--- run.sh ---
#!/bin/bash
# the make line also repeats each setting of config.mk as NAME=value (left out here)
make -C /OpenROAD-flow-scripts/flow DESIGN_CONFIG=/design/flow/config.mk WORK_HOME=/design/flow/orfs CLKGATE_MAP_FILE= finish
--- config.mk ---
export PLATFORM = sky130hd
export DESIGN_NAME = AHB_Mul
export DESIGN_NICKNAME = AHB_Mul
export VERILOG_FILES = /design/flow/design.v
export SDC_FILE = /design/flow/constraint.sdc
export NUM_CORES = 4
export LEC_CHECK = 0
export CAP_MARGIN = 20
export CORE_MARGIN = 2
export CORE_UTILIZATION = 72
export CTS_CLUSTER_DIAMETER = 27
export CTS_CLUSTER_SIZE = 13
export PLACE_DENSITY_LB_ADDON = 0.24
export SETUP_SLACK_MARGIN = 1.96
export SLEW_MARGIN = 20
--- constraint.sdc ---
create_clock -name core_clock -period 8.09 [get_ports {HCLK}]
set_input_delay 1.6180 -clock core_clock [delete_from_list [all_inputs] [get_ports {HCLK}]]
set_output_delay 1.6180 -clock core_clock [all_outputs]
set_load 0.01 [all_outputs]
--- design.v ---
`timescale 1ns / 1ps
module AHB_Mul(  
    input HCLK,
    input HRESETn,
    input [31:0]M_AHB_0_haddr,
    input [2:0]M_AHB_0_hburst,
    input M_AHB_0_hmastlock,
    input [3:0]M_AHB_0_hprot,
    output reg [31:0]M_AHB_0_hrdata,
    output M_AHB_0_hready,
    output M_AHB_0_hresp,
    input [2:0]M_AHB_0_hsize,
    input [1:0]M_AHB_0_htrans,
    input [31:0]M_AHB_0_hwdata,
    input M_AHB_0_hwrite,
    output[3:0] led 
    );
    assign M_AHB_0_hready = 1'b1;
    assign M_AHB_0_hresp = 1'b0;
    reg [31:0] mem_A;    
    reg [31:0] mem_B;    
    reg [31:0] mem_C;    
    reg [31:0] mem_D;    
    reg [31:0] mem_E;    
    reg [31:0] mem_F;    
    reg [31:0] mem_G;    
    reg [31:0] mem_H;    
    reg[31:0] mem_I;   
    reg [1:0]   w_ctrl;  
    reg [1:0]   r_ctrl;  
    reg [3:0]   w_addr;  
    reg [3:0]   r_addr;  
    assign led[3:0] = mem_A[3:0];  
    always@(posedge HCLK)
    begin 
        if(!HRESETn)
        begin
            w_ctrl <= 2'b00;
            w_addr <= 4'h0;
        end
        else if(M_AHB_0_hwrite == 1'b1) 
        begin
        case(M_AHB_0_htrans)
            2'b00 :  
            begin
                w_ctrl <= 2'b00;
            end
            2'b01 :  
            begin
                w_ctrl <= 2'b01;
            end
            2'b10 :  
            begin
                w_ctrl <= 2'b10;
                w_addr <= M_AHB_0_haddr[5:2];
            end
            2'b11 :  
            begin
                w_ctrl <= 2'b11;
                w_addr <= M_AHB_0_haddr[5:2];
            end
        endcase
        end
        else
        begin
            w_ctrl <= 2'b00;  
        end
   end
    always@(posedge HCLK)  
    begin
    if(!HRESETn)
    begin
        mem_A <= 32'h0;
        mem_B <= 32'h0;
        mem_C <= 32'h0;
        mem_D <= 32'h0;
        mem_E <= 32'h0;
        mem_F <= 32'h0;
        mem_G <= 32'h0;
        mem_H <= 32'h0;
    end
    else
    case(w_ctrl)
        2'b00:  
        begin        
        end
        2'b01:  
        begin
        end
        2'b10:  
        begin
        case(w_addr)
            4'h0 : mem_A <= M_AHB_0_hwdata;
            4'h1 : mem_B <= M_AHB_0_hwdata;
            4'h2 : mem_C <= M_AHB_0_hwdata;
            4'h3 : mem_D <= M_AHB_0_hwdata;
            4'h4 : mem_E <= M_AHB_0_hwdata;
            4'h5 : mem_F <= M_AHB_0_hwdata;
            4'h6 : mem_G <= M_AHB_0_hwdata;
            4'h7 : mem_H <= M_AHB_0_hwdata;
        endcase
        end
        2'b11:  
        begin
        case(w_addr)
            4'h0 : mem_A <= M_AHB_0_hwdata;
            4'h1 : mem_B <= M_AHB_0_hwdata;
            4'h2 : mem_C <= M_AHB_0_hwdata;
            4'h3 : mem_D <= M_AHB_0_hwdata;
            4'h4 : mem_E <= M_AHB_0_hwdata;
            4'h5 : mem_F <= M_AHB_0_hwdata;
            4'h6 : mem_G <= M_AHB_0_hwdata;
            4'h7 : mem_H <= M_AHB_0_hwdata;
        endcase
        end
    endcase
    end
    always@(posedge HCLK) begin
        if (!HRESETn) begin
            r_ctrl <= 2'b00;
            r_addr <= 4'h0;
        end
        else if (M_AHB_0_hwrite == 1'b0) begin  
            case(M_AHB_0_htrans)
                2'b00 : r_ctrl <= 2'b00; 
                2'b01 : r_ctrl <= 2'b01; 
                2'b10 : 
                    begin
                        r_ctrl <= 2'b10; 
                        r_addr <= M_AHB_0_haddr[5:2];
                    end
                2'b11 :
                    begin
                        r_ctrl <= 2'b11; 
                        r_addr <= M_AHB_0_haddr[5:2];
                    end
            endcase
        end
        else begin
            r_ctrl <= 2'b00;  
        end
    end
    always@(*) begin
        case(r_addr)
            4'h0 : M_AHB_0_hrdata = mem_A;
            4'h1 : M_AHB_0_hrdata = mem_B;
            4'h2 : M_AHB_0_hrdata = mem_C;
            4'h3 : M_AHB_0_hrdata = mem_D;
            4'h4 : M_AHB_0_hrdata = mem_E;
            4'h5 : M_AHB_0_hrdata = mem_F;
            4'h6 : M_AHB_0_hrdata = mem_G;
            4'h7 : M_AHB_0_hrdata = mem_H;
            4'h8 : M_AHB_0_hrdata = mem_I;
            default : M_AHB_0_hrdata = 32'h0;
        endcase
    end
    always@(posedge HCLK) begin
        if (!HRESETn) begin
            mem_I <= 32'h1;
        end
        else
        case(w_ctrl) 
        2'b00 : begin end  
        2'b01 : begin end  
        2'b10 , 2'b11 : begin  
            case(w_addr)
                4'h0 : mem_I <= mem_I * M_AHB_0_hwdata;
                4'h1 : mem_I <= mem_I * M_AHB_0_hwdata;
                4'h2 : mem_I <= mem_I * M_AHB_0_hwdata;
                4'h3 : mem_I <= mem_I * M_AHB_0_hwdata;
                4'h4 : mem_I <= mem_I * M_AHB_0_hwdata;
                4'h5 : mem_I <= mem_I * M_AHB_0_hwdata;
                4'h6 : mem_I <= mem_I * M_AHB_0_hwdata;
                4'h7 : mem_I <= mem_I * M_AHB_0_hwdata;
                4'h8 : mem_I <= M_AHB_0_hwdata;
            endcase
        end
        endcase
    end
endmodule
==> results.json, run 1 <==
{
  "yosys_area_sq_um": 28200,
  "power_frac_seq_pct": 11.9,
  "arrival_ns": 8.82,
  "drcViolationCount": 0,
  "dpl.hpwl_mm": 63.0,
  "grt_max_degree": 173,
  "skew_ns": 0.0129,
  "holdCritStartpoint": "mem_E[1]",
  "wl_per_cell_um": 25.7,
  "cts_made_buffers": 44,
  "firstDrtPassIters": 8,
  "critPathCapture": "mem_I[17]",
  "common_cells": "nand2_1 (809), fa_1 (408), inv_1 (377)",
  "root_buffer": "clkbuf_16",
  "ys_warn_count": 1,
  "status": "complete, but fails checks",
  "yosys-top-cells-area": "fa_1 (29%), dfxtp_1 (21%), nand2_1 (11%), and2_1 (6.9%), ha_1 (5.5%)",
  "maxCapViolCount": 0,
  "drt_iter0_markers": 3961,
  "maxSlewHeadroom_pct": 21.5,
  "path_common_cell": "fa_1",
  "p_comb_mw": 9.96,
  "finalHoldViolations": 0,
  "clkLatencyLatePin_ns": 0.56,
  "edf_count": 0,
  "antenna_found_initial": 9,
  "switching_power_mw": 6.14,
  "final_area_sq_um": 33800,
  "r2r_start": "mem_I[11]",
  "grt-busiest-layer": "met2",
  "combPwrFrac_pct": 73.2,
  "ys_sh_adder_pct": 34.5,
  "path_buffers": 7,
  "use_met2_pct": 76.7,
  "warnings": 74,
  "clkPwrFrac_pct": 14.8,
  "cts_sinks": 298,
  "syn2layout_area_growth_pct": 20.0,
  "fp.dieArea_sq_um": 40700,
  "mux_share_pct": 0.964,
  "synth_cell_type_count": 58,
  "port-buffer-count": 76,
  "power_mw": 13.6,
  "finalWorstSetupSlack_ns": -0.279,
  "grtUsageMet3_pct": 14.2,
  "grt_use_total_pct": 49.5,
  "die_x_um": 202,
  "fp_util_pct": 72.9,
  "overflow": 0,
  "wl_mm": 104,
  "start_kind": "input port",
  "syn_avg_cell_area_sq_um": 8.30,
  "grt_pass1_wl_mm": 155,
  "syn-num-nets": 4002,
  "ff_type": "dfxtp_1",
  "post-synth-top-count-cell": "nand2_1",
  "power_leader": "combinational cells",
  "largest_area_cell": "fa_1",
  "rows": 72,
  "synthArstFlopShare_pct": 0,
  "r2r_end": "mem_I[17]",
  "place.gp.congestion": 0.978,
  "ys_seq_share_pct": 21.2,
  "vias": 27200,
  "nets": 4114,
  "maxSlewViolCount": 0,
  "yosys-stat-cells": 3391,
  "cp_slowest_stage_delay_ns": 0.60,
  "cts_hold_buf": 0,
  "rsz0062_at_grt": "true",
  "synthCells": 3391,
  "min_period_ns": 8.37,
  "hold_depth": 2,
  "setup_viol": 8,
  "critical-path-top-delay-family": "adder cells",
  "cts_tree": "done",
  "startpoint": "M_AHB_0_hwdata[4]",
  "compound_area_share_pct": 11.6,
  "switching_share_pct": 45.2,
  "ir_worst_vdd_mv": 0.783,
  "synth_area_sq_um": 28200,
  "p_seq_mw": 1.62,
  "fmax_mhz": 119,
  "failed_checks": "negative setup slack",
  "holdCritPathClass": "flop to flop",
  "ant_nets": 0,
  "ys_sh_xor_pct": 2.49,
  "ff2ff_path_depth": 22,
  "boundaryPins": 118,
  "path_max_fanout": 7,
  "leakagePower_nw": 14.1,
  "dpl-instance-area_sq_um": 30700,
  "reg2reg_slack_ns": -0.03,
  "first_global_vias": 28700,
  "ys_sh_simple_pct": 20.6,
  "clkTransAtPathRegs_ns": 0.05,
  "criticalPathCategory": "input port to flop",
  "tightest_slew_ns": 1.17,
  "endpoint_kind": "flop",
  "period_used_pct": 103,
  "die_h_um": 202,
  "hold_end": "mem_E[1]",
  "via_per_inst": 6.69,
  "synth_flops": 298,
  "clockBufferDepth": 3,
  "powerDensity_nw_per_um2": 402,
  "logic_family": "adder cells",
  "slowest_stage": "fa_1",
  "critical_path_depth": 25,
  "cp_data_required_time_ns": 8.54,
  "hold_ws_ns": 0.453,
  "internal-power_mw": 7.45,
  "grt_use_met1_pct": 56.7,
  "core_area_sq_um": 38600,
  "powerClk_mw": 2.02,
  "htreeDepth": 2,
  "top_area_share_pct": 29.0
}
[routing by layer]
metal	part of all wire, %	up-vias
met5	0.14	-
met3	14	970
met2	43	2499
met1	31	12800
met4	11	10
li1	-	10900
[cell type report]
class                      count  area (sq um)
antenna                        8          20.0
inverter                     377          1420
clock inverter                29           374
multi-input combinational   2452         20900
clock buffer                  51          1190
fill                        1810          4870
tap                          518           648
sequential                   298          5970
timing repair buffer         330          3290
[metrics by stage]
step,utilization [%],setup slack (ns),TNS (ns),instances
finish,87.4,-0.279,-1.17,4063
global route,87.4,-0.295,-1.24,4057
CTS,86.0,0.353,0,4042
detailed placement,79.5,-0.709,-6.90,3925
global placement,79.4,-0.657,-6.16,3924
floorplan,-,0.0912,0,3391
[repair_timing]
item                                   CTS  global route
gates cloned                             7             0
endpoints found under the hold margin    0             0
setup buffers                           30            13
resized                                191           101
pin swaps                              153            86
setup endpoints to repair               24            23
==> inputs of run 2 (changes only) <==
- CTS_CLUSTER_SIZE: 13 -> not set
- SETUP_SLACK_MARGIN: 1.96 -> 2.24
==> results.json, run 2 <==
{
  "status": "complete, but fails checks",
  "failed_checks": "negative setup slack",
  "ys_seq_share_pct": 21.2,
  "syn-num-nets": 4002,
  "syn2layout_area_growth_pct": 19.9,
  "setup_viol": 6,
  "ir_worst_vdd_mv": 0.788,
  "period_used_pct": 101,
  "fp_util_pct": 72.9,
  "grt_use_total_pct": 51.1,
  "yosys-stat-cells": 3391,
  "clkPwrFrac_pct": 15.5,
  "critical-path-top-delay-family": "adder cells",
  "critPathCapture": "mem_I[28]",
  "die_x_um": 202,
  "use_met2_pct": 79.0,
  "post-synth-top-count-cell": "nand2_1",
  "port-buffer-count": 76,
  "htreeDepth": 2,
  "firstDrtPassIters": 8,
  "ys_warn_count": 1,
  "ys_sh_simple_pct": 20.6,
  "start_kind": "input port",
  "nets": 4138,
  "hold_end": "mem_A[6]",
  "largest_area_cell": "fa_1",
  "top_area_share_pct": 29.0,
  "reg2reg_slack_ns": 0.23,
  "overflow": 0,
  "combPwrFrac_pct": 72.8,
  "cts_tree": "done",
  "cts_sinks": 298,
  "maxSlewHeadroom_pct": 22.8,
  "synthCells": 3391,
  "cts_hold_buf": 0,
  "powerDensity_nw_per_um2": 412,
  "ys_sh_xor_pct": 2.49,
  "cts_made_buffers": 49,
  "grt-busiest-layer": "met2",
  "wl_per_cell_um": 25.4,
  "common_cells": "nand2_1 (809), fa_1 (408), inv_1 (377)",
  "synthArstFlopShare_pct": 0,
  "synth_area_sq_um": 28200,
  "clkTransAtPathRegs_ns": 0.05,
  "rsz0062_at_grt": "true",
  "dpl.hpwl_mm": 64.1,
  "finalHoldViolations": 0,
  "wl_mm": 104,
  "ys_sh_adder_pct": 34.5,
  "synth_flops": 298,
  "clockBufferDepth": 3,
  "slowest_stage": "fa_2",
  "vias": 26900,
  "power_leader": "combinational cells",
  "ant_nets": 0,
  "power_mw": 13.9,
  "antenna_found_initial": 9,
  "place.gp.congestion": 1.00,
  "criticalPathCategory": "input port to flop",
  "mux_share_pct": 0.964,
  "ff2ff_path_depth": 20,
  "fp.dieArea_sq_um": 40700,
  "skew_ns": 0.0179,
  "holdCritPathClass": "flop to flop",
  "root_buffer": "clkbuf_16",
  "edf_count": 0,
  "p_seq_mw": 1.62,
  "die_h_um": 202,
  "internal-power_mw": 7.67,
  "grt_pass1_wl_mm": 159,
  "holdCritStartpoint": "mem_A[6]",
  "maxCapViolCount": 0,
  "cp_slowest_stage_delay_ns": 0.72,
  "hold_depth": 2,
  "rows": 72,
  "compound_area_share_pct": 11.6,
  "clkLatencyLatePin_ns": 0.57,
  "leakagePower_nw": 14.2,
  "min_period_ns": 8.15,
  "yosys-top-cells-area": "fa_1 (29%), dfxtp_1 (21%), nand2_1 (11%), and2_1 (6.9%), ha_1 (5.5%)",
  "drt_iter0_markers": 3464,
  "warnings": 71,
  "drcViolationCount": 0,
  "path_buffers": 6,
  "critical_path_depth": 22,
  "startpoint": "M_AHB_0_hwdata[5]",
  "switching_power_mw": 6.24,
  "logic_family": "adder cells",
  "final_area_sq_um": 33700,
  "grtUsageMet3_pct": 17.2,
  "syn_avg_cell_area_sq_um": 8.30,
  "cp_data_required_time_ns": 8.53,
  "yosys_area_sq_um": 28200,
  "tightest_slew_ns": 1.15,
  "boundaryPins": 118,
  "grt_use_met1_pct": 55.4,
  "preCtsSetupSlack_ns": -0.686,
  "fmax_mhz": 123,
  "grt_max_degree": 210,
  "path_common_cell": "fa_1",
  "maxSlewViolCount": 0,
  "first_global_vias": 28900,
  "via_per_inst": 6.58,
  "synth_cell_type_count": 58,
  "ff_type": "dfxtp_1",
  "r2r_end": "mem_I[28]",
  "endpoint_kind": "flop",
  "r2r_start": "mem_I[12]",
  "core_area_sq_um": 38600,
  "arrival_ns": 8.60,
  "path_cells": "buf_2 > buf_12 > and2_4 > fa_1 > fa_1 > fa_2 > inv_2 > fa_1 > inv_2 > fa_1 > inv_2 > fa_1 > inv_1 > fa_1 > fa_1 > ha_4 > nand3_4 > or4_4 > o211ai_1 > nand2_1 > mux2_4 > a2111oi_4",
  "finalWorstSetupSlack_ns": -0.0640,
  "p_comb_mw": 10.1,
  "path_max_fanout": 7,
  "powerClk_mw": 2.16,
  "power_frac_seq_pct": 11.7,
  "switching_share_pct": 44.9,
  "dpl-instance-area_sq_um": 30700
}
[run 2: stage by stage]
step / util [%] / std cells / hold slack, ns / TNS (ns)
after floorplan: - / 3391 / 0.434 / 0
after global placement: 79.5 / 3934 / 0.439 / -5.12
after detailed placement: 79.5 / 3934 / 0.446 / -6.01
after CTS: 86.4 / 4069 / 0.453 / 0
after global routing: 87.3 / 4086 / 0.468 / -0.974
final: 87.3 / 4088 / 0.453 / -0.259
[run 2: repair_timing]
action	4_1_cts	5_1_grt
setup endpoints to repair	25	24
resized	163	72
setup buffers	40	14
gates cloned	6	0
pin swaps	143	54
[run 2: layout make-up]
class	instances	area, sq um
Timing Repair Buffer	349	3300
Antenna cell	5	12.5
Fill cell	1832	4900
Multi-Input combinational cell	2452	20700
Clock inverter	26	334
Tap cell	518	648
Inverter	377	1430
Clock buffer	63	1370
Sequential cell	298	5970
[run 2: layer usage]
metal  part of all wire, %  up-vias
li1                      -    10900
met1                    30    12800
met2                    44     2265
met3                    14      942
met4                    11       14
met5                  0.25        -
==> inputs of run 3 (changes only) <==
- ABC_AREA: not set -> 1
- CTS_CLUSTER_DIAMETER: 27 -> 331
- CTS_CLUSTER_SIZE: not set -> 15
- PLACE_DENSITY_LB_ADDON: 0.24 -> 0.27
- SETUP_SLACK_MARGIN: 2.24 -> not set
- TNS_END_PERCENT: not set -> 35
- clock period: 8.09 -> 6.26 ns (I/O delays scaled with it)
==> results.json, run 3 <==
{
  "status": "complete, but fails checks",
  "failed_checks": "negative setup slack",
  "drcViolationCount": 0,
  "largest_area_cell": "fa_1",
  "grt_pass1_wl_mm": 154,
  "ys_seq_share_pct": 20.5,
  "cts_tree": "done",
  "min_period_ns": 7.41,
  "hold_end": "mem_E[8]",
  "r2r_end": "mem_I[30]",
  "cts_sinks": 298,
  "die_h_um": 205,
  "p_comb_mw": 13.2,
  "nets": 4703,
  "synthArstFlopShare_pct": 0,
  "ys_sh_adder_pct": 33.3,
  "slowest_stage": "fa_1",
  "arrival_ns": 7.81,
  "wl_per_cell_um": 23.8,
  "hold_depth": 2,
  "syn_avg_cell_area_sq_um": 7.39,
  "preCtsSetupSlack_ns": -1.73,
  "yosys-top-cells-area": "fa_1 (28%), dfxtp_1 (20%), inv_1 (13%), nand2_1 (9.7%), a21oi_1 (6.4%)",
  "mux_share_pct": 0,
  "synth_flops": 298,
  "synth_cell_type_count": 43,
  "finalWorstSetupSlack_ns": -1.15,
  "logic_family": "adder cells",
  "power_leader": "combinational cells",
  "ys_sh_simple_pct": 13.1,
  "ys_warn_count": 1,
  "edf_count": 0,
  "reg2reg_slack_ns": -0.83,
  "maxCapViolCount": 0,
  "combPwrFrac_pct": 79.9,
  "path_max_fanout": 10,
  "finish.utilization_pct": 86.4,
  "synthCells": 3940,
  "endpoint_kind": "flop",
  "rsz0062_at_grt": "true",
  "r2r_start": "mem_I[22]",
  "yosys_area_sq_um": 29100,
  "antenna_found_initial": 5,
  "hold_ws_ns": 0.447,
  "overflow": 0,
  "cp_slowest_stage_delay_ns": 0.60,
  "skew_ns": 0.0205,
  "period_used_pct": 118,
  "synth_area_sq_um": 29100,
  "switching_power_mw": 8.03,
  "start_kind": "input port",
  "fp_util_pct": 73.1,
  "drt_iter0_markers": 4809,
  "grt_use_total_pct": 47.9,
  "fmax_mhz": 135,
  "dpl.hpwl_mm": 66.5,
  "grt_max_degree": 101,
  "leakagePower_nw": 17.2,
  "ant_nets": 0,
  "path_common_cell": "nand2_1",
  "clkLatencyLatePin_ns": 0.54,
  "switching_share_pct": 48.5,
  "boundaryPins": 118,
  "wl_mm": 110,
  "maxSlewViolCount": 0,
  "critical-path-top-delay-family": "adder cells",
  "critical_path_depth": 28,
  "post-synth-top-count-cell": "inv_1",
  "powerClk_mw": 1.32,
  "clkPwrFrac_pct": 7.9,
  "top_area_share_pct": 28.1,
  "rows": 73,
  "holdCritStartpoint": "mem_E[8]",
  "power_frac_seq_pct": 12.2,
  "ys_sh_xor_pct": 0.873,
  "powerDensity_nw_per_um2": 481,
  "fp.dieArea_sq_um": 42000,
  "totalNegativeSetupSlack_ns": -15.98,
  "firstDrtPassIters": 14,
  "first_global_vias": 28900,
  "setup_viol": 22,
  "critPathCapture": "mem_I[31]",
  "yosys-stat-cells": 3940,
  "startpoint": "M_AHB_0_hwdata[11]",
  "path_buffers": 6,
  "dp_cells": 4536,
  "internal-power_mw": 8.52,
  "maxSlewHeadroom_pct": 31.1,
  "ff2ff_path_depth": 23,
  "syn-num-nets": 4551,
  "compound_area_share_pct": 15.1,
  "syn2layout_area_growth_pct": 18.2,
  "ir_worst_vdd_mv": 0.703,
  "p_seq_mw": 2.02,
  "cp_data_required_time_ns": 6.67,
  "ff_type": "dfxtp_1",
  "root_buffer": "clkbuf_16",
  "clockBufferDepth": 3,
  "port-buffer-count": 76,
  "common_cells": "inv_1 (1039), nand2_1 (753), fa_1 (408)",
  "vias": 29400,
  "die_x_um": 205,
  "holdCritPathClass": "flop to flop",
  "warnings": 72,
  "finalHoldViolations": 0,
  "htreeDepth": 1,
  "tightest_slew_ns": 1.03,
  "cts_made_buffers": 23,
  "clkTransAtPathRegs_ns": 0.07,
  "criticalPathCategory": "input port to flop",
  "final_cells": 4619,
  "via_per_inst": 6.35,
  "core_area_sq_um": 39800,
  "place.gp.congestion": 0.983
}
[run 3: routing by layer]
layer	vias up	routed length (um)	GRT usage (%)
met4	8	10900	35.4
met2	2806	46700	74.8
met5	-	115	0
met3	1063	18100	13.2
li1	12100	-	-
met1	13400	34300	56.8
[run 3: cell type report]
class | count | area, sq um
diodes | 3 | 7.51
clock buffers | 24 | 589
fillers | 2099 | 5430
inverters | 1043 | 3920
multi-input cells | 2333 | 19200
flip-flops and latches | 298 | 5970
well taps | 525 | 657
repair buffers | 393 | 4050
[run 3: timing repair]
| item | 4_1_cts | 5_1_grt |
|---|---|---|
| pin swaps | 115 | 163 |
| endpoints found under the hold margin | 0 | 0 |
| hold buffers | 0 | 0 |
| resized | 182 | 176 |
| endpoints found under the setup margin | 23 | 23 |
| gates cloned | 9 | 0 |
| buffers inserted | 41 | 9 |
[run 3: through the flow]
stage	area (sq um)	total power [mW]
floorplan	29600	8.55
global placement	32300	12.0
detailed placement	32300	12.3
CTS	33800	14.3
global route	34400	17.4
finish	34400	16.6
==> inputs of run 4 (changes only) <==
- CORE_ASPECT_RATIO: not set -> 0.5
- CTS_CLUSTER_DIAMETER: 331 -> not set
- CTS_CLUSTER_SIZE: 15 -> 73
- PLACE_DENSITY: not set -> 0.65
- PLACE_DENSITY_LB_ADDON: 0.27 -> not set
- SETUP_SLACK_MARGIN: not set -> 1.34
- TNS_END_PERCENT: 35 -> 5
- clock period: 6.26 -> 5.15 ns (I/O delays scaled with it)
==> results.json, run 4 <==
{
  "clkTransAtPathRegs_ns": 0.07,
  "finalHoldViolations": 0,
  "power_leader": "combinational cells",
  "syn2layout_area_growth_pct": 22.0,
  "compound_area_share_pct": 15.1,
  "drt_iter0_markers": 4061,
  "logic_family": "adder cells",
  "ir_worst_vdd_mv": 1.21,
  "start_kind": "input port",
  "reg2reg_slack_ns": -1.50,
  "finalWorstSetupSlack_ns": -1.55,
  "internal-power_mw": 10.4,
  "vias": 28600,
  "p_comb_mw": 14.9,
  "hold_ws_ns": 0.449,
  "antenna_found_initial": 1,
  "yosys-stat-cells": 3940,
  "mux_share_pct": 0,
  "first_global_vias": 28500,
  "critical-path-top-delay-family": "adder cells",
  "synthArstFlopShare_pct": 0,
  "period_used_pct": 130,
  "cts_sinks": 298,
  "die_x_um": 288,
  "hold_end": "mem_B[21]",
  "startpoint": "M_AHB_0_hwdata[8]",
  "cp_slowest_stage_delay_ns": 0.61,
  "p_seq_mw": 2.45,
  "syn-num-nets": 4551,
  "path_common_cell": "nand2_1",
  "holdCritPathClass": "flop to flop",
  "arrival_ns": 7.16,
  "rows": 52,
  "htreeDepth": 1,
  "wl_mm": 106,
  "synth_cell_type_count": 43,
  "firstDrtPassIters": 8,
  "dpl.hpwl_mm": 68.5,
  "drcViolationCount": 0,
  "holdCritStartpoint": "mem_B[21]",
  "critical_path_depth": 30,
  "endpoint_kind": "flop",
  "maxCapViolCount": 0,
  "ys_sh_xor_pct": 0.873,
  "setup_viol": 24,
  "ant_nets": 0,
  "synthCells": 3940,
  "clkLatencyLatePin_ns": 0.58,
  "criticalPathCategory": "input port to flop",
  "maxSlewHeadroom_pct": 30.8,
  "edf_count": 0,
  "warnings": 73,
  "largest_area_cell": "fa_1",
  "r2r_start": "mem_I[12]",
  "ff_type": "dfxtp_1",
  "tightest_slew_ns": 1.04,
  "fp_util_pct": 72.5,
  "skew_ns": 0.0126,
  "critPathCapture": "mem_I[31]",
  "status": "complete, but fails checks",
  "overflow": 0,
  "ys_warn_count": 1,
  "powerDensity_nw_per_um2": 547,
  "grt_use_total_pct": 49.8,
  "rsz0062_at_grt": "true",
  "synth_flops": 298,
  "cts_hold_buf": 0,
  "core_area_sq_um": 40100,
  "cp_data_required_time_ns": 5.61,
  "ff2ff_path_depth": 23,
  "post-synth-top-count-cell": "inv_1",
  "cts_tree": "done",
  "leakagePower_nw": 18.0,
  "syn_avg_cell_area_sq_um": 7.39,
  "combPwrFrac_pct": 76.5,
  "top_area_share_pct": 28.1,
  "common_cells": "inv_1 (1039), nand2_1 (753), fa_1 (408)",
  "place.gp.congestion": 1.00,
  "synth_area_sq_um": 29100,
  "hold_depth": 2,
  "port-buffer-count": 76,
  "switching_share_pct": 46.3,
  "grt_pass1_wl_mm": 159,
  "power_frac_seq_pct": 12.6,
  "ys_sh_simple_pct": 13.1,
  "wl_per_cell_um": 22.5,
  "via_per_inst": 6.08,
  "nets": 4754,
  "grt_max_degree": 171,
  "cts_made_buffers": 28,
  "clkPwrFrac_pct": 10.9,
  "fp.dieArea_sq_um": 42100,
  "yosys_area_sq_um": 29100,
  "ys_sh_adder_pct": 33.3,
  "slowest_stage": "fa_1",
  "root_buffer": "clkbuf_16",
  "clockBufferDepth": 3,
  "boundaryPins": 118,
  "fmax_mhz": 149,
  "powerClk_mw": 2.11,
  "path_max_fanout": 7,
  "r2r_end": "mem_I[29]",
  "failed_checks": "negative setup slack",
  "switching_power_mw": 8.99,
  "die_h_um": 146,
  "path_buffers": 8,
  "min_period_ns": 6.70,
  "finish.utilization_pct": 88.4,
  "yosys-top-cells-area": "fa_1 (28%), dfxtp_1 (20%), inv_1 (13%), nand2_1 (9.7%), a21oi_1 (6.4%)",
  "maxSlewViolCount": 0,
  "ys_seq_share_pct": 20.5
}
[run 4: final cells by class]
type                            count  area, sq um
Antenna cell                        4         10.0
Timing Repair Buffer              439         4550
Inverter                         1043         3930
Sequential cell                   298         5980
Clock buffer                       41          830
Tap cell                          540          676
Fill cell                        2084         4640
Multi-Input combinational cell   2333        19400
Clock inverter                      8          100
[run 4: timing repair]
| action | 4_1_cts | 5_1_grt |
|---|---|---|
| gates resized | 327 | 124 |
| gates cloned | 14 | 0 |
| setup buffers | 44 | 5 |
| pin swaps | 152 | 75 |
| setup endpoints to repair | 60 | 55 |
| hold endpoints to repair | 0 | 0 |
[run 4: stage by stage]
step	setup WS, ns	setup TNS [ns]	total power [mW]	cell area [sq um]	instances
after global placement	-2.36	-52.18	14.4	32500	4588
final	-1.55	-31.45	19.4	35500	4706
after global routing	-1.73	-35.57	20.5	35500	4702
after CTS	-1.41	-27.71	18.1	35000	4695
after detailed placement	-2.47	-53.94	14.6	32500	4588
after floorplan	-1.61	-30.60	10.1	29500	3940
[run 4: metal layers]
| layer | global-route usage (%) | routed length (um) | up-vias |
|---|---|---|---|
| met3 | 16.3 | 17000 | 557 |
| met2 | 74.1 | 44500 | 2300 |
| met1 | 65.7 | 37700 | 13500 |
| met5 | 0 | 14 | - |
| li1 | - | - | 12200 |
| met4 | 24.9 | 6730 | 2 |
==> inputs of run 5 (changes only) <==
- CORE_ASPECT_RATIO: 0.5 -> not set
- CTS_CLUSTER_SIZE: 73 -> 72
- MAX_ROUTING_LAYER: not set -> met4
- PLACE_DENSITY: 0.65 -> not set
- PLACE_DENSITY_LB_ADDON: not set -> 0.2
- SETUP_SLACK_MARGIN: 1.34 -> 2.13
- TNS_END_PERCENT: 5 -> not set
- clock period: 5.15 -> 8.07 ns (I/O delays scaled with it)
==> results.json, run 5 <==
{
  "nets": 4695,
  "dpl.hpwl_mm": 66.7,
  "place.gp.congestion": 1.04,
  "synth_cell_type_count": 43,
  "post-synth-top-count-cell": "inv_1",
  "maxSlewHeadroom_pct": 6.67,
  "via_per_inst": 6.68,
  "boundaryPins": 118,
  "firstDrtPassIters": 15,
  "powerDensity_nw_per_um2": 429,
  "cts_made_buffers": 28,
  "switching_power_mw": 7.47,
  "r2r_start": "mem_I[6]",
  "power_mw": 15.2,
  "ir_worst_vdd_mv": 0.742,
  "yosys-stat-cells": 3940,
  "vias": 31100,
  "grt_use_total_pct": 53.7,
  "synthCells": 3940,
  "ant_nets": 0,
  "die_h_um": 205,
  "synth_area_sq_um": 29100,
  "warnings": 72,
  "path_max_fanout": 5,
  "wl_per_cell_um": 26.8,
  "holdCritStartpoint": "mem_B[30]",
  "skew_ns": 0.0559,
  "final_cells": 4660,
  "slowest_stage": "nor2_1",
  "fp.dieArea_sq_um": 42000,
  "tightest_slew_ns": 1.40,
  "clkLatencyLatePin_ns": 0.61,
  "fp_util_pct": 73.1,
  "power_frac_seq_pct": 11.0,
  "clkPwrFrac_pct": 9.7,
  "edf_count": 0,
  "dp_cells": 4459,
  "critPathCapture": "mem_I[30]",
  "synthArstFlopShare_pct": 0,
  "common_cells": "inv_1 (1039), nand2_1 (753), fa_1 (408)",
  "ys_warn_count": 1,
  "clockBufferDepth": 3,
  "period_used_pct": 103,
  "wl_mm": 125,
  "failed_checks": "negative setup slack",
  "maxSlewViolCount": 0,
  "logic_family": "adder cells",
  "rsz0062_at_grt": "true",
  "root_buffer": "clkbuf_16",
  "yosys_area_sq_um": 29100,
  "cts_sinks": 298,
  "arrival_ns": 8.76,
  "clkTransAtPathRegs_ns": 0.06,
  "yosys-top-cells-area": "fa_1 (28%), dfxtp_1 (20%), inv_1 (13%), nand2_1 (9.7%), a21oi_1 (6.4%)",
  "startpoint": "M_AHB_0_hwdata[7]",
  "compound_area_share_pct": 15.1,
  "largest_area_cell": "fa_1",
  "endpoint_kind": "flop",
  "cp_data_required_time_ns": 8.56,
  "finalHoldViolations": 0,
  "internal-power_mw": 7.69,
  "port-buffer-count": 76,
  "synth_flops": 298,
  "syn-num-nets": 4551,
  "grt_pass1_wl_mm": 165,
  "syn2layout_area_growth_pct": 21.4,
  "maxCapViolCount": 0,
  "min_period_ns": 8.27,
  "finalWorstSetupSlack_ns": -0.203,
  "ff2ff_path_depth": 24,
  "start_kind": "input port",
  "first_global_vias": 30200,
  "p_seq_mw": 1.66,
  "overflow": 0,
  "path_buffers": 10,
  "critical-path-top-delay-family": "adder cells",
  "ys_seq_share_pct": 20.5,
  "rows": 73,
  "power_leader": "combinational cells",
  "htreeDepth": 1,
  "fmax_mhz": 121,
  "setup_viol": 3,
  "ys_sh_adder_pct": 33.3,
  "hold_depth": 2,
  "status": "complete, but fails checks",
  "mux_share_pct": 0,
  "cts_tree": "done",
  "switching_share_pct": 49.3,
  "ys_sh_xor_pct": 0.873,
  "path_common_cell": "buf_6",
  "final_area_sq_um": 35300,
  "drt_iter0_markers": 6113,
  "top_area_share_pct": 28.1,
  "antenna_found_initial": 16,
  "nFillCells": 1879,
  "critical_path_depth": 29,
  "hold_end": "mem_B[30]",
  "combPwrFrac_pct": 79.4,
  "r2r_end": "mem_I[30]",
  "reg2reg_slack_ns": 0.11,
  "drcViolationCount": 0,
  "criticalPathCategory": "input port to flop",
  "ys_sh_simple_pct": 13.1,
  "cp_slowest_stage_delay_ns": 0.94,
  "syn_avg_cell_area_sq_um": 7.39,
  "grt_max_degree": 158,
  "ff_type": "dfxtp_1",
  "holdCritPathClass": "flop to flop",
  "core_area_sq_um": 39800,
  "leakagePower_nw": 17.4,
  "dpl-instance-area_sq_um": 31600,
  "powerClk_mw": 1.47,
  "p_comb_mw": 12.0,
  "die_x_um": 205
}
run 5: layout make-up:
class                      count  area (sq um)  area share (%)
inverter                    1043          3920            11.1
clock buffer                  34           763            2.16
tap                          525           657            1.86
sequential                   298          5970            16.9
antenna                       29          72.6           0.205
clock inverter                18           241           0.684
timing repair buffer         380          3920            11.1
multi-input combinational   2333         19800            56.0
run 5: layer usage:
layer | global-route usage (%) | up-vias | wire (um)
met5 | - | - | 0
met4 | 42.3 | 0 | 15200
met1 | 58.9 | 14100 | 36000
met3 | 21.2 | 1528 | 23700
met2 | 77.8 | 3325 | 50100
li1 | - | 12100 | -
run 5: repair_timing:
item | 4_1_cts | 5_1_grt
cloned | 9 | 0
hold buffers | 0 | 0
buffers inserted | 71 | 39
hold endpoints to repair | 0 | 0
pin swaps | 153 | 184
setup endpoints to repair | 25 | 25
resized | 340 | 196
run 5: per-stage QoR:
step / util (%) / hold slack (ns) / setup WS [ns] / setup TNS [ns]
global route: 88.6 / 0.464 / -0.0887 / -0.155
CTS: 86.4 / 0.451 / 0.620 / 0
detailed placement: 79.3 / 0.439 / -0.281 / -1.34
finish: 88.7 / 0.452 / -0.203 / -0.381
global placement: 79.3 / 0.432 / -0.120 / -0.321
floorplan: - / 0.424 / 0.726 / 0
==> inputs of run 6 (changes only) <==
- CORE_UTILIZATION: 72 -> 71
- CTS_CLUSTER_SIZE: 72 -> 73
- MAX_ROUTING_LAYER: met4 -> not set
- PLACE_DENSITY: not set -> 0.65
- PLACE_DENSITY_LB_ADDON: 0.2 -> not set
- SETUP_SLACK_MARGIN: 2.13 -> 1.34
- TNS_END_PERCENT: not set -> 5
- clock period: 8.07 -> 5.15 ns (I/O delays scaled with it)
==> results.json, run 6 <==
{
  "status": "complete, but fails checks",
  "failed_checks": "negative setup slack",
  "yosys-stat-cells": 3940,
  "grt_use_met1_pct": 58.4,
  "final_cells": 4654,
  "period_used_pct": 133,
  "maxCapViolCount": 0,
  "endpoint_kind": "flop",
  "r2r_end": "mem_I[29]",
  "largest_area_cell": "fa_1",
  "path_buffers": 6,
  "powerClk_mw": 2.42,
  "start_kind": "input port",
  "ys_warn_count": 1,
  "min_period_ns": 6.82,
  "hold_depth": 2,
  "path_max_fanout": 12,
  "die_h_um": 206,
  "common_cells": "inv_1 (1039), nand2_1 (753), fa_1 (408)",
  "wl_per_cell_um": 22.4,
  "maxSlewHeadroom_pct": 50.2,
  "yosys-top-cells-area": "fa_1 (28%), dfxtp_1 (20%), inv_1 (13%), nand2_1 (9.7%), a21oi_1 (6.4%)",
  "use_met2_pct": 74.0,
  "ir_worst_vdd_mv": 2.13,
  "dpl-instance-area_sq_um": 32300,
  "fp.dieArea_sq_um": 42600,
  "ant_nets": 0,
  "internal-power_mw": 10.3,
  "holdCritPathClass": "flop to flop",
  "hold_end": "mem_E[19]",
  "final_area_sq_um": 34900,
  "holdCritStartpoint": "mem_E[19]",
  "finalWorstSetupSlack_ns": -1.67,
  "top_area_share_pct": 28.1,
  "synth_cell_type_count": 43,
  "slowest_stage": "fa_1",
  "startpoint": "M_AHB_0_hwdata[5]",
  "antenna_found_initial": 4,
  "synthArstFlopShare_pct": 0,
  "drcViolationCount": 0,
  "switching_power_mw": 9.07,
  "compound_area_share_pct": 15.1,
  "cts_made_buffers": 31,
  "criticalPathCategory": "input port to flop",
  "vias": 28600,
  "yosys_area_sq_um": 29100,
  "cts_tree": "done",
  "tightest_slew_ns": 0.747,
  "ys_sh_xor_pct": 0.873,
  "dp_cells": 4569,
  "via_per_inst": 6.14,
  "logic_family": "adder cells",
  "ys_sh_simple_pct": 13.1,
  "powerDensity_nw_per_um2": 555,
  "core_area_sq_um": 40600,
  "grt_use_total_pct": 47.9,
  "grt-busiest-layer": "met2",
  "mux_share_pct": 0,
  "clkLatencyLatePin_ns": 0.60,
  "first_global_vias": 29100,
  "ff_type": "dfxtp_1",
  "die_x_um": 206,
  "grt_max_degree": 91,
  "syn-num-nets": 4551,
  "power_frac_seq_pct": 12.6,
  "drt_iter0_markers": 3938,
  "synth_flops": 298,
  "cp_slowest_stage_delay_ns": 0.61,
  "finalHoldViolations": 0,
  "post-synth-top-count-cell": "inv_1",
  "grtUsageMet3_pct": 14.7,
  "nets": 4706,
  "critPathCapture": "mem_I[29]",
  "clockBufferDepth": 3,
  "firstDrtPassIters": 7,
  "grt_pass1_wl_mm": 155,
  "fmax_mhz": 147,
  "dpl.hpwl_mm": 68.9,
  "path_common_cell": "fa_1",
  "ys_seq_share_pct": 20.5,
  "overflow": 0,
  "setup_viol": 24,
  "finish.utilization_pct": 86.0,
  "syn_avg_cell_area_sq_um": 7.39,
  "edf_count": 0,
  "synth_area_sq_um": 29100,
  "fp_util_pct": 71.6,
  "switching_share_pct": 46.7,
  "skew_ns": 0.0234,
  "preCtsSetupSlack_ns": -2.58,
  "p_comb_mw": 14.5,
  "hold_ws_ns": 0.449,
  "combPwrFrac_pct": 74.9,
  "cp_data_required_time_ns": 5.60,
  "wl_mm": 104,
  "clkTransAtPathRegs_ns": 0.06,
  "synthCells": 3940,
  "ff2ff_path_depth": 24,
  "ys_sh_adder_pct": 33.3,
  "warnings": 70,
  "critical-path-top-delay-family": "adder cells",
  "leakagePower_nw": 17.7,
  "port-buffer-count": 76,
  "boundaryPins": 118,
  "htreeDepth": 1,
  "r2r_start": "mem_I[20]",
  "maxSlewViolCount": 0,
  "arrival_ns": 7.27,
  "power_leader": "combinational cells",
  "cts_sinks": 298,
  "clkPwrFrac_pct": 12.5,
  "critical_path_depth": 25,
  "syn2layout_area_growth_pct": 20.1,
  "cts_hold_buf": 0,
  "rows": 74,
  "rsz0062_at_grt": "true",
  "reg2reg_slack_ns": -1.54,
  "place.gp.congestion": 0.976,
  "root_buffer": "clkbuf_16",
  "p_seq_mw": 2.45
}
==> run 6: cell type report <==
type / instances / area, sq um
Clock inverter: 17 / 224
Inverter: 1043 / 3930
Fill cell: 2252 / 5700
Clock buffer: 39 / 856
Sequential cell: 298 / 5970
Timing Repair Buffer: 388 / 3940
Antenna cell: 4 / 10.0
Multi-Input combinational cell: 2333 / 19400
Tap cell: 532 / 666
==> run 6: timing repair <==
item / 4_1_cts / 5_1_grt
gates cloned: 11 / 3
pin swaps: 44 / 104
resized: 167 / 198
buffers inserted: 4 / 7
setup endpoints to repair: 60 / 56
==> run 6: per-stage QoR <==
step | power (mW) | TNS [ns]
CTS | 18.1 | -32.37
global placement | 14.6 | -51.94
global route | 20.6 | -36.45
finish | 19.4 | -32.31
floorplan | 10.1 | -30.60
detailed placement | 14.9 | -55.16
==> run 6: metal layers <==
metal,vias up,share of wire [%]
li1,12200,-
met1,13400,33
met2,2284,44
met3,687,15
met4,4,8.0
met5,-,0.027
==> inputs of run 7 (changes only) <==
- CORE_UTILIZATION: 71 -> 72
- CTS_CLUSTER_DIAMETER: not set -> 173
- CTS_CLUSTER_SIZE: 73 -> 13
- GPL_TIMING_DRIVEN: not set -> 1
- MAX_ROUTING_LAYER: not set -> met4
- PLACE_DENSITY: 0.65 -> not set
- PLACE_DENSITY_LB_ADDON: not set -> 0.01
- SETUP_SLACK_MARGIN: 1.34 -> 0.67
- TNS_END_PERCENT: 5 -> 60
- clock period: 5.15 -> 4.01 ns (I/O delays scaled with it)
==> results.json, run 7 <==
{
  "mux_share_pct": 0,
  "synthArstFlopShare_pct": 0,
  "yosys_area_sq_um": 29100,
  "largest_area_cell": "fa_1",
  "die_x_um": 205,
  "yosys-top-cells-area": "fa_1 (28%), dfxtp_1 (20%), inv_1 (13%), nand2_1 (9.7%), a21oi_1 (6.4%)",
  "root_buffer": "clkbuf_16",
  "synthCells": 3940,
  "stop_stage": "global routing",
  "edf_count": 0,
  "ff_type": "dfxtp_1",
  "first-error": "[ERROR GRT-0232] Routing congestion too high. Check the congestion heatmap in the GUI.",
  "synth_area_sq_um": 29100,
  "syn_avg_cell_area_sq_um": 7.39,
  "logic_family": "adder cells",
  "fp_util_pct": 73.1,
  "cts_sinks": 298,
  "compound_area_share_pct": 15.1,
  "boundaryPins": 118,
  "synth_cell_type_count": 43,
  "ys_seq_share_pct": 20.5,
  "syn-num-nets": 4551,
  "dp_cells": 4580,
  "ys_sh_xor_pct": 0.873,
  "status": "stopped before the end",
  "overflow": 27,
  "cts_hold_buf": 0,
  "synth_flops": 298,
  "ys_warn_count": 1,
  "ys_sh_simple_pct": 13.1,
  "core_area_sq_um": 39800,
  "top_area_share_pct": 28.1,
  "preCtsSetupSlack_ns": -3.50,
  "rows": 73,
  "common_cells": "inv_1 (1039), nand2_1 (753), fa_1 (408)",
  "die_h_um": 205,
  "place.gp.congestion": 0.992,
  "clockBufferDepth": 3,
  "port-buffer-count": 76,
  "post-synth-top-count-cell": "inv_1",
  "fp.dieArea_sq_um": 42000,
  "htreeDepth": 1,
  "yosys-stat-cells": 3940,
  "cts_made_buffers": 26,
  "grt_use_total_pct": 75.6,
  "dpl.hpwl_mm": 70.0,
  "ys_sh_adder_pct": 33.3
}
==> run 7: what timing repair did <==
item	CTS
endpoints found under the setup margin	61
pin swaps	181
buffers inserted	90
resized	417
gates cloned	7
==> run 7: stage by stage <==
stage	instance area, sq um	total power [mW]	hold slack [ns]
floorplan	29800	13.7	0.424
global placement	32700	19.8	0.432
detailed placement	32700	20.1	0.437
CTS	35500	24.5	0.449
==> run 7: layer usage <==
layer / global-route usage [%] / overflow
met1: 75.2 / 0
met2: 90.9 / 8
met3: 60.2 / 1
met4: 68.8 / 18
met5: - / -
==> inputs of run 8 (changes only) <==
- ABC_AREA: 1 -> not set
- CTS_CLUSTER_DIAMETER: 173 -> 27
- CTS_CLUSTER_SIZE: 13 -> 50
- GPL_TIMING_DRIVEN: 1 -> not set
- MAX_ROUTING_LAYER: met4 -> not set
- PLACE_DENSITY_LB_ADDON: 0.01 -> 0.24
- SETUP_SLACK_MARGIN: 0.67 -> 1.96
- TNS_END_PERCENT: 60 -> not set
- clock period: 4.01 -> 8.09 ns (I/O delays scaled with it)
==> results.json, run 8 <==
{
  "combPwrFrac_pct": 74.0,
  "die_x_um": 202,
  "hold_end": "mem_A[26]",
  "powerClk_mw": 1.99,
  "endpoint_kind": "flop",
  "antenna_found_initial": 24,
  "maxCapViolCount": 0,
  "switching_power_mw": 6.43,
  "clkPwrFrac_pct": 14.3,
  "period_used_pct": 104,
  "logic_family": "adder cells",
  "largest_area_cell": "fa_1",
  "ant_nets": 0,
  "grt_use_total_pct": 51.2,
  "first_global_vias": 28900,
  "power_mw": 13.9,
  "nets": 4136,
  "switching_share_pct": 46.2,
  "fp_util_pct": 72.9,
  "totalNegativeSetupSlack_ns": -2.37,
  "vias": 27800,
  "path_buffers": 8,
  "finish.utilization_pct": 88.1,
  "drt_iter0_markers": 4646,
  "maxSlewHeadroom_pct": 13.0,
  "finalWorstSetupSlack_ns": -0.362,
  "clkTransAtPathRegs_ns": 0.06,
  "firstDrtPassIters": 19,
  "r2r_start": "mem_I[11]",
  "yosys-top-cells-area": "fa_1 (29%), dfxtp_1 (21%), nand2_1 (11%), and2_1 (6.9%), ha_1 (5.5%)",
  "fp.dieArea_sq_um": 40700,
  "yosys-stat-cells": 3391,
  "root_buffer": "clkbuf_16",
  "cts_sinks": 298,
  "status": "complete, but fails checks",
  "wl_per_cell_um": 27.0,
  "synthCells": 3391,
  "maxSlewViolCount": 0,
  "setup_viol": 11,
  "power_leader": "combinational cells",
  "top_area_share_pct": 29.0,
  "warnings": 76,
  "htreeDepth": 2,
  "cts_made_buffers": 44,
  "edf_count": 0,
  "p_seq_mw": 1.63,
  "tightest_slew_ns": 1.30,
  "synth_cell_type_count": 58,
  "yosys_area_sq_um": 28200,
  "failed_checks": "negative setup slack",
  "ir_worst_vdd_mv": 0.697,
  "synthArstFlopShare_pct": 0,
  "critical-path-top-delay-family": "adder cells",
  "ys_sh_xor_pct": 2.49,
  "overflow": 0,
  "ys_sh_simple_pct": 20.6,
  "ff_type": "dfxtp_1",
  "ys_warn_count": 1,
  "port-buffer-count": 76,
  "finalHoldViolations": 0,
  "common_cells": "nand2_1 (809), fa_1 (408), inv_1 (377)",
  "ys_seq_share_pct": 21.2,
  "core_area_sq_um": 38600,
  "start_kind": "input port",
  "preCtsSetupSlack_ns": -0.709,
  "nFillCells": 1753,
  "fmax_mhz": 118,
  "via_per_inst": 6.79,
  "internal-power_mw": 7.50,
  "mux_share_pct": 0.964,
  "compound_area_share_pct": 11.6,
  "syn-num-nets": 4002,
  "syn_avg_cell_area_sq_um": 8.30,
  "place.gp.congestion": 0.978,
  "critPathCapture": "mem_I[30]",
  "die_h_um": 202,
  "path_cells": "buf_8 > buf_12 > and2_4 > fa_1 > inv_2 > fa_1 > fa_1 > fa_1 > inv_2 > fa_1 > inv_2 > fa_1 > inv_2 > fa_1 > fa_1 > ha_4 > nand3_4 > or4_4 > o211ai_1 > buf_4 > buf_6 > nand3b_1 > and3_4 > o32ai_2",
  "cp_slowest_stage_delay_ns": 0.83,
  "arrival_ns": 8.92,
  "path_max_fanout": 7,
  "power_frac_seq_pct": 11.7,
  "ys_sh_adder_pct": 34.5,
  "r2r_end": "mem_I[30]",
  "ff2ff_path_depth": 23,
  "dpl.hpwl_mm": 63.0,
  "syn2layout_area_growth_pct": 20.9,
  "holdCritStartpoint": "mem_A[26]",
  "path_common_cell": "fa_1",
  "rows": 72,
  "leakagePower_nw": 14.3,
  "critical_path_depth": 24,
  "synth_flops": 298,
  "grt_pass1_wl_mm": 158,
  "grt_max_degree": 173,
  "drcViolationCount": 0,
  "cts_hold_buf": 0,
  "rsz0062_at_grt": "true",
  "holdCritPathClass": "flop to flop",
  "skew_ns": 0.0115,
  "wl_mm": 111,
  "reg2reg_slack_ns": -0.01,
  "post-synth-top-count-cell": "nand2_1",
  "boundaryPins": 118,
  "synth_area_sq_um": 28200,
  "cts_tree": "done",
  "criticalPathCategory": "input port to flop",
  "min_period_ns": 8.45,
  "cp_data_required_time_ns": 8.56,
  "startpoint": "M_AHB_0_hwdata[3]",
  "p_comb_mw": 10.3,
  "clockBufferDepth": 3,
  "hold_depth": 2,
  "clkLatencyLatePin_ns": 0.57,
  "powerDensity_nw_per_um2": 409,
  "final_cells": 4098,
  "slowest_stage": "fa_1",
  "dp_cells": 3925
}
[run 8: layer usage]
layer / part of all wire [%] / track usage, % / vias up
li1: - / - / 10900
met1: 30 / 57.5 / 13000
met2: 42 / 78.1 / 2696
met3: 16 / 17.9 / 1168
met4: 12 / 43.4 / 20
met5: 0.45 / 1.79 / -
[run 8: cell type report]
type | count | area (sq um) | share of cell area [%]
multi-input combinational | 2452 | 20900 | 61.3
sequential | 298 | 5970 | 17.5
timing repair buffer | 352 | 3540 | 10.4
inverter | 377 | 1420 | 4.18
clock buffer | 51 | 1180 | 3.46
tap | 518 | 648 | 1.90
clock inverter | 30 | 365 | 1.07
antenna | 20 | 50.0 | 0.147
[run 8: timing repair]
item / 4_1_cts / 5_1_grt
gates resized: 213 / 112
pin swaps: 175 / 102
setup endpoints to repair: 24 / 24
cloned: 8 / 0
buffers inserted: 35 / 29
[run 8: through the flow]
stage	hold slack (ns)	cell area [sq um]
after floorplan	0.434	28600
after global placement	0.439	30700
after detailed placement	0.446	30700
after CTS	0.453	33300
after global routing	0.468	34000
final	0.454	34000
==> inputs of run 9 (changes only) <==
- ABC_AREA: not set -> 1
- CTS_CLUSTER_DIAMETER: 27 -> not set
- CTS_CLUSTER_SIZE: 50 -> 72
- MAX_ROUTING_LAYER: not set -> met4
- PLACE_DENSITY_LB_ADDON: 0.24 -> 0.2
- SETUP_SLACK_MARGIN: 1.96 -> not set
- clock period: 8.09 -> 6.83 ns (I/O delays scaled with it)
==> results.json, run 9 <==
{
  "holdCritPathClass": "flop to flop",
  "nets": 4696,
  "fp.dieArea_sq_um": 42000,
  "drcViolationCount": 0,
  "first_global_vias": 30400,
  "cts_tree": "done",
  "arrival_ns": 7.67,
  "core_area_sq_um": 39800,
  "combPwrFrac_pct": 79.5,
  "dpl-instance-area_sq_um": 31900,
  "maxSlewHeadroom_pct": 23.0,
  "dpl.hpwl_mm": 64.3,
  "firstDrtPassIters": 13,
  "hold_end": "mem_B[28]",
  "synth_flops": 298,
  "powerDensity_nw_per_um2": 471,
  "comb_area_sq_um": 19500,
  "final_cells": 4636,
  "nFillCells": 1956,
  "ff2ff_path_depth": 27,
  "finalWorstSetupSlack_ns": -0.361,
  "place.gp.congestion": 1.00,
  "syn_avg_cell_area_sq_um": 7.39,
  "fmax_mhz": 139,
  "grt_use_total_pct": 50.9,
  "yosys_area_sq_um": 29100,
  "criticalPathCategory": "input port to flop",
  "final-seq-area_sq_um": 5970,
  "edf_count": 0,
  "r2r_start": "mem_I[11]",
  "cts_sinks": 298,
  "synthCells": 3940,
  "path_max_fanout": 7,
  "setup_viol": 19,
  "internal-power_mw": 8.48,
  "final_area_sq_um": 34900,
  "period_used_pct": 105,
  "ys_sh_simple_pct": 13.1,
  "syn-num-nets": 4551,
  "grt_max_degree": 136,
  "critical-path-top-delay-family": "adder cells",
  "start_kind": "input port",
  "skew_ns": 0.0138,
  "switching_share_pct": 48.4,
  "r2r_end": "mem_I[29]",
  "p_seq_mw": 1.90,
  "mux_share_pct": 0,
  "drt_iter0_markers": 4711,
  "largest_area_cell": "fa_1",
  "synthArstFlopShare_pct": 0,
  "finalHoldViolations": 0,
  "dp_cells": 4505,
  "ant_nets": 0,
  "slowest_stage": "fa_2",
  "warnings": 74,
  "ys_sh_adder_pct": 33.3,
  "power_leader": "combinational cells",
  "clkTransAtPathRegs_ns": 0.07,
  "rows": 73,
  "antenna_found_initial": 4,
  "common_cells": "inv_1 (1039), nand2_1 (753), fa_1 (408)",
  "synth_cell_type_count": 43,
  "ff_type": "dfxtp_1",
  "tightest_slew_ns": 1.15,
  "fp_util_pct": 73.1,
  "holdCritStartpoint": "mem_B[28]",
  "overflow": 0,
  "root_buffer": "clkbuf_16",
  "rsz0062_at_grt": "true",
  "startpoint": "M_AHB_0_hwdata[3]",
  "htreeDepth": 1,
  "via_per_inst": 6.45,
  "p_comb_mw": 13.1,
  "ir_worst_vdd_mv": 0.764,
  "switching_power_mw": 7.95,
  "path_buffers": 10,
  "boundaryPins": 118,
  "cts_made_buffers": 27,
  "critPathCapture": "mem_I[29]",
  "hold_depth": 2,
  "maxCapViolCount": 0,
  "wl_mm": 111,
  "grt_pass1_wl_mm": 159,
  "ys_sh_xor_pct": 0.873,
  "port-buffer-count": 76,
  "ys_warn_count": 1,
  "clockBufferDepth": 3,
  "yosys-top-cells-area": "fa_1 (28%), dfxtp_1 (20%), inv_1 (13%), nand2_1 (9.7%), a21oi_1 (6.4%)",
  "failed_checks": "negative setup slack",
  "wl_per_cell_um": 23.9,
  "power_frac_seq_pct": 11.5,
  "min_period_ns": 7.19,
  "powerClk_mw": 1.47,
  "leakagePower_nw": 17.4,
  "yosys-stat-cells": 3940,
  "die_h_um": 205,
  "preCtsSetupSlack_ns": -1.19,
  "status": "complete, but fails checks",
  "synth_area_sq_um": 29100,
  "top_area_share_pct": 28.1,
  "ys_seq_share_pct": 20.5,
  "reg2reg_slack_ns": -0.36,
  "power_mw": 16.4,
  "vias": 29900,
  "cp_slowest_stage_delay_ns": 0.57,
  "post-synth-top-count-cell": "inv_1",
  "clkPwrFrac_pct": 8.9,
  "clkLatencyLatePin_ns": 0.56,
  "syn2layout_area_growth_pct": 19.8,
  "compound_area_share_pct": 15.1,
  "maxSlewViolCount": 0,
  "cp_data_required_time_ns": 7.31,
  "die_x_um": 205,
  "endpoint_kind": "flop",
  "logic_family": "adder cells",
  "critical_path_depth": 30
}
## run 9: timing repair
item                                    CTS  global route
resized                                 329           162
endpoints found under the setup margin   22            22
pin swaps                               170           155
hold buffers                              0             0
setup buffers                            51            13
cloned                                   13             1
## run 9: area by class of cell
| type | instances | share of cell area [%] |
|---|---|---|
| tap | 525 | 1.88 |
| clock inverter | 9 | 0.169 |
| inverter | 1043 | 11.2 |
| antenna | 7 | 0.0502 |
| clock buffer | 39 | 2.24 |
| sequential | 298 | 17.1 |
| timing repair buffer | 382 | 11.4 |
| multi-input combinational | 2333 | 55.9 |
## run 9: stage by stage
step	TNS (ns)	utilization, %	hold WS (ns)
2_1_floorplan	-1.64	-	0.424
3_3_place_gp	-19.55	80.2	0.432
3_5_place_dp	-22.73	80.2	0.437
4_1_cts	-0.439	86.0	0.447
5_1_grt	-5.44	87.5	0.466
6_report	-3.69	87.6	0.447
## run 9: routing by layer
layer	wire length, um	track usage [%]
met5	0	-
met1	33700	56.9
met3	17800	15.4
met2	47600	77.5
met4	11800	37.1
==> inputs of run 10 (changes only) <==
- ABC_AREA: 1 -> not set
- CORE_UTILIZATION: 72 -> 40
- CTS_CLUSTER_SIZE: 72 -> not set
- MAX_ROUTING_LAYER: met4 -> not set
- PLACE_DENSITY: not set -> 0.6
- PLACE_DENSITY_LB_ADDON: 0.2 -> not set
- clock period: 6.83 -> 10.4 ns (I/O delays scaled with it)
==> results.json, run 10 <==
{
  "synthArstFlopShare_pct": 0,
  "switching_power_mw": 3.52,
  "cts_made_buffers": 34,
  "r2r_start": "mem_I[10]",
  "criticalPathCategory": "input port to flop",
  "overflow": 0,
  "tightest_slew_ns": 1.05,
  "clockBufferDepth": 3,
  "yosys_area_sq_um": 28200,
  "common_cells": "nand2_1 (809), fa_1 (408), inv_1 (377)",
  "synthCells": 3391,
  "p_seq_mw": 1.26,
  "arrival_ns": 9.77,
  "rows": 97,
  "path_buffers": 4,
  "critical_path_depth": 21,
  "grt_pass1_wl_mm": 140,
  "edf_count": 0,
  "drcViolationCount": 0,
  "path_cells": "clkdlybuf4s50_1 > buf_4 > and2_1 > fa_1 > fa_1 > fa_1 > inv_1 > fa_1 > inv_1 > fa_1 > fa_1 > fa_1 > fa_1 > ha_1 > nand4_1 > nor4b_1 > nor2_1 > o311ai_1 > o41ai_2 > xnor2_1 > a221oi_2",
  "ff2ff_path_depth": 23,
  "via_per_inst": 5.35,
  "logic_family": "adder cells",
  "syn2layout_area_growth_pct": 10.1,
  "reg2reg_slack_ns": 2.50,
  "ys_sh_simple_pct": 20.6,
  "largest_area_cell": "fa_1",
  "nFillCells": 6967,
  "slowest_stage": "clkdlybuf4s50_1",
  "firstDrtPassIters": 5,
  "postCtsSetupRepairBufs": 0,
  "warnings": 68,
  "die_h_um": 269,
  "wl_per_cell_um": 20.9,
  "yosys-stat-cells": 3391,
  "ys_sh_xor_pct": 2.49,
  "internal-power_mw": 4.05,
  "status": "timing/DRC/antenna clean",
  "cp_slowest_stage_delay_ns": 0.76,
  "hold_end": "mem_A[23]",
  "yosys-top-cells-area": "fa_1 (29%), dfxtp_1 (21%), nand2_1 (11%), and2_1 (6.9%), ha_1 (5.5%)",
  "powerClk_mw": 1.23,
  "powerDensity_nw_per_um2": 244,
  "core_area_sq_um": 69900,
  "place.gp.congestion": 0.878,
  "grt_max_degree": 155,
  "wl_mm": 89.6,
  "compound_area_share_pct": 11.6,
  "clkPwrFrac_pct": 16.2,
  "nets": 3942,
  "root_buffer": "clkbuf_16",
  "syn-num-nets": 4002,
  "drt_iter0_markers": 1937,
  "maxCapViolCount": 0,
  "grt_use_total_pct": 24.8,
  "setup_viol": 0,
  "cts_hold_buf": 0,
  "ff_type": "dfxtp_1",
  "fmax_mhz": 106,
  "dpl-instance-area_sq_um": 29900,
  "syn_avg_cell_area_sq_um": 8.30,
  "leakagePower_nw": 12.7,
  "start_kind": "input port",
  "finalHoldViolations": 0,
  "vias": 23000,
  "skew_ns": 0.0147,
  "antenna_found_initial": 2,
  "preCtsSetupSlack_ns": 0.594,
  "finalWorstSetupSlack_ns": 1.01,
  "totalNegativeSetupSlack_ns": 0,
  "critPathCapture": "mem_I[31]",
  "critical-path-top-delay-family": "adder cells",
  "finish.utilization_pct": 44.4,
  "ys_sh_adder_pct": 34.5,
  "dp_cells": 4235,
  "clkLatencyLatePin_ns": 0.54,
  "port-buffer-count": 76,
  "maxSlewViolCount": 0,
  "cts_sinks": 298,
  "top_area_share_pct": 29.0,
  "cp_data_required_time_ns": 10.78,
  "first_global_vias": 23500,
  "holdCritStartpoint": "mem_A[23]",
  "path_common_cell": "fa_1",
  "ys_seq_share_pct": 21.2,
  "final_area_sq_um": 31000,
  "maxSlewHeadroom_pct": 29.6,
  "synth_flops": 298,
  "hold_depth": 2,
  "switching_share_pct": 46.5,
  "period_used_pct": 90.3,
  "die_x_um": 269,
  "synth_cell_type_count": 58,
  "ant_nets": 0,
  "fp.dieArea_sq_um": 72500,
  "fp_util_pct": 40.3,
  "ir_worst_vdd_mv": 0.276,
  "r2r_end": "mem_I[31]",
  "post-synth-top-count-cell": "nand2_1",
  "cts_tree": "done",
  "boundaryPins": 118,
  "ys_warn_count": 1,
  "mux_share_pct": 0.964,
  "htreeDepth": 2,
  "path_max_fanout": 13,
  "synth_area_sq_um": 28200,
  "p_comb_mw": 5.08,
  "power_leader": "combinational cells",
  "startpoint": "M_AHB_0_hwdata[5]",
  "final_cells": 4295,
  "power_frac_seq_pct": 16.7,
  "dpl.hpwl_mm": 61.2,
  "clkTransAtPathRegs_ns": 0.06,
  "combPwrFrac_pct": 67.1,
  "holdCritPathClass": "flop to flop",
  "endpoint_kind": "flop",
  "cts_resized": 0,
  "min_period_ns": 9.39,
  "rsz0062_at_grt": "false"
}
[run 10: final cells by class]
type	instances	area, sq um	share of cell area, %
clock buffers	50	981	3.16
well taps	940	1180	3.79
inverters	377	1420	4.59
repair buffers	168	1460	4.71
multi-input cells	2452	19800	64.0
diodes	1	2.50	0.00807
clock inverters	9	150	0.484
flip-flops and latches	298	5970	19.2
[run 10: layer usage]
layer | routed length [um] | global-route usage [%] | part of all wire, %
met4 | 2490 | 6.93 | 2.8
met3 | 6030 | 3.12 | 6.7
met2 | 41500 | 40.7 | 46
met5 | 0 | 0 | 0
met1 | 39500 | 34.5 | 44
[run 10: metrics by stage]
step	hold WS (ns)	power, mW
floorplan	0.434	4.92
global placement	0.441	6.30
detailed placement	0.444	6.27
CTS	0.452	7.56
global route	0.464	8.27
finish	0.452	7.57
==> inputs of run 11 (changes only) <==
- CORE_UTILIZATION: 40 -> 72
- PLACE_DENSITY: 0.6 -> not set
- PLACE_DENSITY_LB_ADDON: not set -> 0.24
- SETUP_SLACK_MARGIN: not set -> -0.49
- clock period: 10.4 -> 8.09 ns (I/O delays scaled with it)
==> results.json, run 11 <==
{
  "r2r_start": "mem_I[7]",
  "clkTransAtPathRegs_ns": 0.07,
  "fp_util_pct": 72.9,
  "post-synth-top-count-cell": "nand2_1",
  "compound_area_share_pct": 11.6,
  "yosys_area_sq_um": 28200,
  "switching_power_mw": 4.89,
  "via_per_inst": 6.33,
  "warnings": 70,
  "combPwrFrac_pct": 72.5,
  "path_max_fanout": 12,
  "syn2layout_area_growth_pct": 11.5,
  "setup_viol": 11,
  "holdCritStartpoint": "mem_D[14]",
  "cts_hold_buf": 0,
  "ys_sh_xor_pct": 2.49,
  "logic_family": "adder cells",
  "power_frac_seq_pct": 14.9,
  "finalWorstSetupSlack_ns": -0.244,
  "die_x_um": 202,
  "hold_end": "mem_D[14]",
  "cts_tree": "done",
  "cts_made_buffers": 29,
  "dp_cells": 3940,
  "path_common_cell": "fa_1",
  "drcViolationCount": 0,
  "synthArstFlopShare_pct": 0,
  "tightest_slew_ns": 1.24,
  "place.gp.congestion": 0.962,
  "path_cells": "clkdlybuf4s50_1 > buf_4 > and2_1 > fa_1 > fa_1 > fa_1 > inv_1 > fa_1 > inv_1 > fa_1 > fa_1 > fa_1 > fa_1 > ha_1 > nand3_1 > or4_1 > o211ai_1 > nand2_1 > mux2_2 > a2111oi_1",
  "ff_type": "dfxtp_1",
  "switching_share_pct": 45.0,
  "cp_data_required_time_ns": 8.56,
  "cts_sinks": 298,
  "maxCapViolCount": 0,
  "syn_avg_cell_area_sq_um": 8.30,
  "synth_area_sq_um": 28200,
  "rows": 72,
  "clkPwrFrac_pct": 12.6,
  "antenna_cells_inserted": 0,
  "slowest_stage": "fa_1",
  "mux_share_pct": 0.964,
  "final_area_sq_um": 31400,
  "status": "complete, but fails checks",
  "yosys-top-cells-area": "fa_1 (29%), dfxtp_1 (21%), nand2_1 (11%), and2_1 (6.9%), ha_1 (5.5%)",
  "wl_per_cell_um": 22.2,
  "top_area_share_pct": 29.0,
  "finish.utilization_pct": 81.2,
  "p_seq_mw": 1.62,
  "cp_slowest_stage_delay_ns": 0.58,
  "holdCritPathClass": "flop to flop",
  "grt_pass1_wl_mm": 140,
  "critical-path-top-delay-family": "adder cells",
  "dpl.hpwl_mm": 64.1,
  "syn-num-nets": 4002,
  "port-buffer-count": 76,
  "synth_cell_type_count": 58,
  "clockBufferDepth": 3,
  "critPathCapture": "mem_I[28]",
  "antenna_found_initial": 3,
  "synth_flops": 298,
  "start_kind": "input port",
  "period_used_pct": 103,
  "synthCells": 3391,
  "rsz0062_at_grt": "true",
  "failed_checks": "negative setup slack",
  "p_comb_mw": 7.88,
  "fmax_mhz": 120,
  "common_cells": "nand2_1 (809), fa_1 (408), inv_1 (377)",
  "skew_ns": 0.0216,
  "internal-power_mw": 5.98,
  "grt_use_total_pct": 44.2,
  "die_h_um": 202,
  "ys_warn_count": 1,
  "drt_iter0_markers": 3042,
  "endpoint_kind": "flop",
  "firstDrtPassIters": 6,
  "clkLatencyLatePin_ns": 0.59,
  "largest_area_cell": "fa_1",
  "yosys-stat-cells": 3391,
  "finalHoldViolations": 0,
  "arrival_ns": 8.81,
  "critical_path_depth": 20,
  "ys_sh_adder_pct": 34.5,
  "vias": 25300,
  "leakagePower_nw": 13.3,
  "dpl-instance-area_sq_um": 30400,
  "r2r_end": "mem_I[31]",
  "final_cells": 3992,
  "edf_count": 0,
  "ys_seq_share_pct": 21.2,
  "boundaryPins": 118,
  "core_area_sq_um": 38600,
  "powerDensity_nw_per_um2": 346,
  "postCtsSetupRepairBufs": 0,
  "fp.dieArea_sq_um": 40700,
  "min_period_ns": 8.33,
  "ys_sh_simple_pct": 20.6,
  "grt_max_degree": 180,
  "ff2ff_path_depth": 20,
  "first_global_vias": 26700,
  "htreeDepth": 1,
  "hold_depth": 2,
  "maxSlewViolCount": 0,
  "nets": 4065,
  "ir_worst_vdd_mv": 0.468,
  "criticalPathCategory": "input port to flop",
  "maxSlewHeadroom_pct": 17.0,
  "overflow": 0,
  "wl_mm": 88.7,
  "powerClk_mw": 1.37,
  "power_leader": "combinational cells",
  "reg2reg_slack_ns": 0.30,
  "path_buffers": 4,
  "ant_nets": 0,
  "root_buffer": "clkbuf_16",
  "startpoint": "M_AHB_0_hwdata[5]"
}
-- run 11: metrics by stage --
step                      power, mW  TNS (ns)  worst slack [ns]  hold WS (ns)
after CTS                      10.7    -0.861            -0.228         0.454
final                          10.9     -1.46            -0.244         0.455
after global routing           11.6     -4.10            -0.507         0.468
after detailed placement       9.21     -8.26            -0.804         0.446
after floorplan                6.32    -0.111            -0.110         0.434
after global placement         9.03     -7.09            -0.729         0.440
-- run 11: repair_timing --
| action | in CTS | in global routing |
|---|---|---|
| resized | 0 | 2 |
| endpoints found under the hold margin | 0 | 0 |
| setup endpoints to repair | 0 | 2 |
-- run 11: metal layers --
metal  track usage, %  routed length, um  vias up
met5                0                  0        -
met4             25.9               5930        0
met3             11.6              12300      470
met2             68.5              39100     1917
met1             56.4              31300    12100
li1                 -                  -    10700
-- run 11: final cells by class --
type / instances / area, sq um
clock buffer: 38 / 790
clock inverter: 13 / 148
fill: 2407 / 7260
inverter: 377 / 1420
multi-input combinational: 2452 / 19900
sequential: 298 / 5970
tap: 518 / 648
timing repair buffer: 296 / 2560
Power is estimated from default activity; no workload was simulated.
